==> inputs of job 7719 <==
## lidar_system_top
module lidar_system_top (
    input  wire clk,
    input  wire rst,
    input  wire rx,      
    output wire tx,      
    output wire [15:0] dbg_max_idx,
    output wire [15:0] dbg_min_idx,
    output wire [15:0] dbg_max_dist,
    output wire [15:0] dbg_min_dist,
    output wire [15:0] dbg_obs_alert,
    output wire [15:0] dbg_max_angle,
    output wire [15:0] dbg_min_angle,
    output wire        dbg_angle_done
);
clock: 10.0 ns
lec_check: 0
abc_area: 1
cap_margin: 20
core_aspect_ratio: 1.67
core_margin: 2
core_utilization: 40
gpl_timing_driven: 0
hold_slack_margin: 0.11
slew_margin: 0
tns_end_percent: 90
run.sh (not shown) runs the stock make flow with config.mk's settings and CLKGATE_MAP_FILE=.
==> job 8293: changes against job 7719 <==
==> flow/config.mk (replaced) <==
export PLATFORM = sky130hd
export DESIGN_NAME = lidar_system_top
export DESIGN_NICKNAME = lidar_system_top
export VERILOG_FILES = /design/flow/design.v
export SDC_FILE = /design/flow/constraint.sdc
export NUM_CORES = 4
export LEC_CHECK = 0
export CAP_MARGIN = 20
export CORE_MARGIN = 2
export CORE_UTILIZATION = 57
export PLACE_DENSITY = 0.6
export SLEW_MARGIN = 20
==> flow/constraint.sdc (replaced) <==
create_clock -name core_clock -period 6.01 [get_ports {clk}]
set_input_delay 1.2020 -clock core_clock [delete_from_list [all_inputs] [get_ports {clk}]]
set_output_delay 1.2020 -clock core_clock [all_outputs]
set_load 0.01 [all_outputs]
==> comparison table <==
Status: job 8293 complete, but fails checks; job 7719 timing/DRC/antenna clean
Reasons for failing layout checks: job 8293 setup timing; job 7719 -
Detailed Route Iter0 Violations: job 8293 3533; job 7719 3370
Sequential Power: job 8293 2960 uW; job 7719 1780 uW
Switching power summed over all nets: job 8293 1394 uW; job 7719 854.3 uW
Sequential cell area fraction in the yosys report: job 8293 16.83%; job 7719 16.72%
Share of synthesized cell area in full adder, half adder and majority cells: job 8293 39.15%; job 7719 38.90%
Clock group power: job 8293 3120 uW; job 7719 1760 uW
Core Area: job 8293 91940 sq um; job 7719 132900 sq um
Share of synthesized area spent on multiplexers: job 8293 4.051%; job 7719 0.03748%
Total power of the final layout: job 8293 6153 uW; job 7719 3611 uW
Multi-Input Combinational: job 8293 4391; job 7719 4897
Min Tclk post-route: job 8293 8200 ps; job 7719 9574 ps
Final GP Congestion: job 8293 0.9757; job 7719 1.013
Detailed Routing Iterations Pass 1: job 8293 6; job 7719 9
Clock buffer count: job 8293 56; job 7719 51
Peak ir drop on the vdd network: job 8293 0.0004257 V; job 7719 0.0001453 V
Area growth, synth to finish: job 8293 21.89%; job 7719 9.240%

==> v2 <==
Starting RTL as in the previous note.
clock: 10.0 ns
lec_check: 0
abc_area: 1
cap_margin: 20
cell_pad_in_sites_detail_placement: 2
cell_pad_in_sites_global_placement: 3
core_aspect_ratio: 1.48
core_margin: 2
core_utilization: 66
gpl_routability_driven: 0
gpl_timing_driven: 0
min_routing_layer: met2
place_density: 0.63
setup_slack_margin: 2.55
slew_margin: 25
==> v19 (differences from v2) <==
ABC_AREA = default   (was 1)
CELL_PAD_IN_SITES_DETAIL_PLACEMENT = default   (was 2)
CELL_PAD_IN_SITES_GLOBAL_PLACEMENT = default   (was 3)
CORE_ASPECT_RATIO = default   (was 1.48)
CORE_UTILIZATION = 72   (was 66)
GPL_ROUTABILITY_DRIVEN = default   (was 0)
GPL_TIMING_DRIVEN = default   (was 0)
MIN_ROUTING_LAYER = default   (was met2)
PLACE_DENSITY = default   (was 0.63)
PLACE_DENSITY_LB_ADDON = 0.25   (was default)
SETUP_SLACK_MARGIN = default   (was 2.55)
SLEW_MARGIN = 20   (was 25)
==> flow/constraint.sdc (replaced) <==
create_clock -name core_clock -period 7.86 [get_ports {clk}]
set_input_delay 1.5720 -clock core_clock [delete_from_list [all_inputs] [get_ports {clk}]]
set_output_delay 1.5720 -clock core_clock [all_outputs]
set_load 0.01 [all_outputs]
==> v34 (differences from v2) <==
ABC_AREA = default   (was 1)
CELL_PAD_IN_SITES_DETAIL_PLACEMENT = default   (was 2)
CELL_PAD_IN_SITES_GLOBAL_PLACEMENT = default   (was 3)
CORE_ASPECT_RATIO = default   (was 1.48)
CORE_UTILIZATION = 72   (was 66)
GPL_ROUTABILITY_DRIVEN = default   (was 0)
GPL_TIMING_DRIVEN = default   (was 0)
MIN_ROUTING_LAYER = default   (was met2)
PLACE_DENSITY = 0.36   (was 0.63)
SETUP_SLACK_MARGIN = default   (was 2.55)
SLEW_MARGIN = 20   (was 25)
==> flow/constraint.sdc (replaced) <==
create_clock -name core_clock -period 10.5 [get_ports {clk}]
set_input_delay 2.1000 -clock core_clock [delete_from_list [all_inputs] [get_ports {clk}]]
set_output_delay 2.1000 -clock core_clock [all_outputs]
set_load 0.01 [all_outputs]
==> results_dict.tcl <==
# metrics dict for downstream scripts
set metrics [dict create \
    stop_stage "global placement without I/O (3_1_place_gp_skip_io)" \
    status "stopped before the end" \
    stop_error "[ERROR GPL-0301] Utilization 148.659 % exceeds 100%." \
    core_um2 79900 \
    yosys_area_um2 53400 \
]
The numbers above come from v2.

==> results_dict.tcl <==
# place-and-route summary
set metrics [dict create \
    post_cts_buffers 60 \
    failed_checks "negative setup slack" \
    core_um2 73000 \
    setup_viol 22 \
    setup_ws_ns -1.02 \
    status "finished with violations" \
    clock_sinks 446 \
]
The numbers above come from v19.

==> results_dict.tcl <==
# place-and-route summary
set metrics [dict create \
    tool_warnings 49 \
    yosys_area_um2 53100 \
    worstPathArrival_ns 10.32 \
    drtAntennaViolNets 0 \
    status "finished clean" \
]
The numbers above come from v34.

Power and IR drop assume default switching activity.
